## CPU_6507
module CPU_6507(
	output [12:0] addr_bus,
	output reg [7:0] d_out,
	input [7:0] d_in,
	output reg wenb,
	input clk,
	input rstb,
	input rdy
);
reg [7:0] A;
reg [7:0] X;
reg [7:0] Y;
reg carry;
reg intr_disable;
reg overflow;
reg decimal;
reg [7:0] stack_ptr;
reg negative;
reg zero;
reg [15:0] PC;
reg [15:0] full_addr;
assign addr_bus = full_addr[12:0];
reg [7:0] addr_in_buff;
reg [7:0] I;
reg is_reset;
reg [3:0] phase;
wire [7:0] instr = phase == 1 ? d_in : I;
wire isNOP = instr == 8'hEA;
wire isLoadOrStore = instr[7:6] == 2'b10 && !isNOP && !(
		instr == 8'h90 ||
		instr == 8'hB0 ||
		instr[3:0] == 4'h8 ||
		instr[3:0] == 4'hA
	);
wire isLoad = isLoadOrStore && instr[5];
wire isStore = isLoadOrStore && !instr[5];
wire isJSR = instr == 8'h20;
wire isRTS = instr == 8'h60;
wire isRTI = instr == 8'h40;
wire isTransfer = instr == 8'h98 || instr == 8'hA8 || (instr[3:0] == 4'hA && instr[7:6] == 2'b10);
wire isBranch = instr[4:0] == 5'h10;
wire isJump = instr == 8'h4C || instr == 8'h6C;
wire isStack = ~instr[7] && instr[4:0] == 5'h08;
wire pull = instr[5];
wire isSpecial = (~instr[7] && instr[4:0] == 5'h18) || instr == 8'hB8 || instr == 8'hD8 || instr == 8'hF8;
wire isArith = !isLoadOrStore && !isNOP && !isTransfer && !isBranch && !isJump && !isTransfer && !isStack && !isSpecial;
wire isBreak = instr == 8'h00;
  ...
Size: ~100 flip-flops.
export LEC_CHECK = 0
export ABC_AREA = 1
export CAP_MARGIN = 10
export CELL_PAD_IN_SITES_GLOBAL_PLACEMENT = 1
export CORE_ASPECT_RATIO = 0.56
export CORE_MARGIN = 9
export CORE_UTILIZATION = 23
export PLACE_DENSITY_LB_ADDON = 0.12
export SLEW_MARGIN = 30
export TNS_END_PERCENT = 80
create_clock -name core_clock -period 5.55 [get_ports {clk}]
run.sh (not shown) runs the stock make flow with config.mk's settings and CLKGATE_MAP_FILE=.
Change:
- ABC_AREA: 1 -> not set
- CAP_MARGIN: 10 -> 20
- CELL_PAD_IN_SITES_GLOBAL_PLACEMENT: 1 -> not set
- CORE_ASPECT_RATIO: 0.56 -> not set
- CORE_MARGIN: 9 -> 2
- CORE_UTILIZATION: 23 -> 40
- PLACE_DENSITY_LB_ADDON: 0.12 -> not set
- SETUP_SLACK_MARGIN: not set -> -0.78
- SLEW_MARGIN: 30 -> 20
- TNS_END_PERCENT: 80 -> not set
- clock period: 5.55 -> 8.2 ns (I/O delays scaled with it)
What happened: Total power decreases by 58%. Synthesized area increases by 3.2%. Combinational power decreases by 65%. Sequential power decreases by 34%. Die size decreases by 47%. Register-to-register slack improved by 1100 ps.
Change:
- CORE_UTILIZATION: 40 -> 68
- SETUP_SLACK_MARGIN: -0.78 -> not set
- clock period: 8.2 -> 9.02 ns (I/O delays scaled with it)
Result: The new run ran to the end with no violations; via count rises by 5.5%; register-to-register slack gets better by 300 ps; setup slack improved by 220 ps; sequential share of layout area grows by 0.36 points.

* * *

Setup of garnet:
CPU_6507 again, from the RTL that the note above started with.
// CPU_6507
module CPU_6507(
	output [12:0] addr_bus,
	output reg [7:0] d_out,
	input [7:0] d_in,
	output reg wenb,
	input clk,
	input rstb,
	input rdy
);
make LEC_CHECK=0 ABC_AREA=0 CAP_MARGIN=10 CELL_PAD_IN_SITES_GLOBAL_PLACEMENT=1 CORE_ASPECT_RATIO=0.55 CORE_MARGIN=9 CORE_UTILIZATION=23 GPL_ROUTABILITY_DRIVEN=0 PLACE_DENSITY_LB_ADDON=0.22 SETUP_SLACK_MARGIN=1.21 SLEW_MARGIN=30 TNS_END_PERCENT=80 finish   # period 4.94 ns
garnet -> stages 100% | layout checks FAIL | setup timing
For zinc, these inputs were changed with respect to garnet:
Settings: CORE_MARGIN: 9 -> 2; GPL_ROUTABILITY_DRIVEN: 0 -> unset; CORE_UTILIZATION: 23 -> 72; PLACE_DENSITY_LB_ADDON: 0.22 -> unset; ABC_AREA: 0 -> 1; CAP_MARGIN: 10 -> 20; CORE_ASPECT_RATIO: 0.55 -> unset; CTS_CLUSTER_DIAMETER: unset -> 95; CELL_PAD_IN_SITES_GLOBAL_PLACEMENT: 1 -> unset; SETUP_SLACK_MARGIN: 1.21 -> unset; SLEW_MARGIN: 30 -> 20; TNS_END_PERCENT: 80 -> unset; the clock period (ns, I/O delays scaled along): 4.94 -> 4.45.
[summary]
- The flow ran to completion for all of zinc and garnet but zinc, which stopped partway.
- garnet finished all stages; layout check result: FAIL, due to setup timing.
- Relative to garnet, the number of cells after detailed placement measured on zinc has decreased by more than 10%.
- Sort zinc and garnet by initial cell density of the core desc -> top: zinc
- Cell count in the Yosys report, zinc and garnet: higher on zinc
- zinc vs. garnet: simple-gate portion of the synthesized area went up by 6.2 points.
- zinc vs garnet, largest non-sequential cell family by area: simple AND/OR/NAND/NOR gates vs AND-OR/OR-AND gates
- Compared with garnet, zinc shows xor-xnor portion of the synthesized cell area lower by 1.2 points.
- Looking at HPWL reported at the end of detailed placement, zinc sits below garnet.
- Between zinc and garnet, minimum setup slack after placement is higher for zinc, garnet comes in under that.
- Between zinc and garnet, it is zinc whose cell area after synthesis is lower, by 450 µm².
- zinc vs garnet, number of cells upsized or downsized after cts went down by 11.
- As far as count of hold buffers inserted by post-cts repair goes, garnet and zinc are indistinguishable; the numbers are identical.
- Measured against zinc, the total placed instance area of garnet comes out at 1.13 times the reference value.
[inputs] delta vs zinc
Settings: swapping 72 for 59 in CORE_UTILIZATION; putting CTS_CLUSTER_SIZE at 100 where nothing was set; clearing CTS_CLUSTER_DIAMETER, which used to be 95; swapping 4.45 for 6.73 in the clock period (ns, I/O delays scaled along).
[summary]
delta went all the way through synthesis, placement and routing and the layout is clean on timing, DRC and antenna. [compare] base=zinc new=delta: post-detailed-placement cell area saw a decrease; area figure in the yosys stat output saw little to no change. delta gives less initial core utilization than zinc did. Number of buffers inserted to repair setup after CTS ended up 63 lower on delta than on zinc. Compared with zinc, in delta net count after synthesis closely matched the old numbers, number of cells in the design after placement decreased by 207 relative to the old numbers, area of the chip increased by about 21% relative to the old numbers.
Power is estimated from default activity; no workload was simulated.
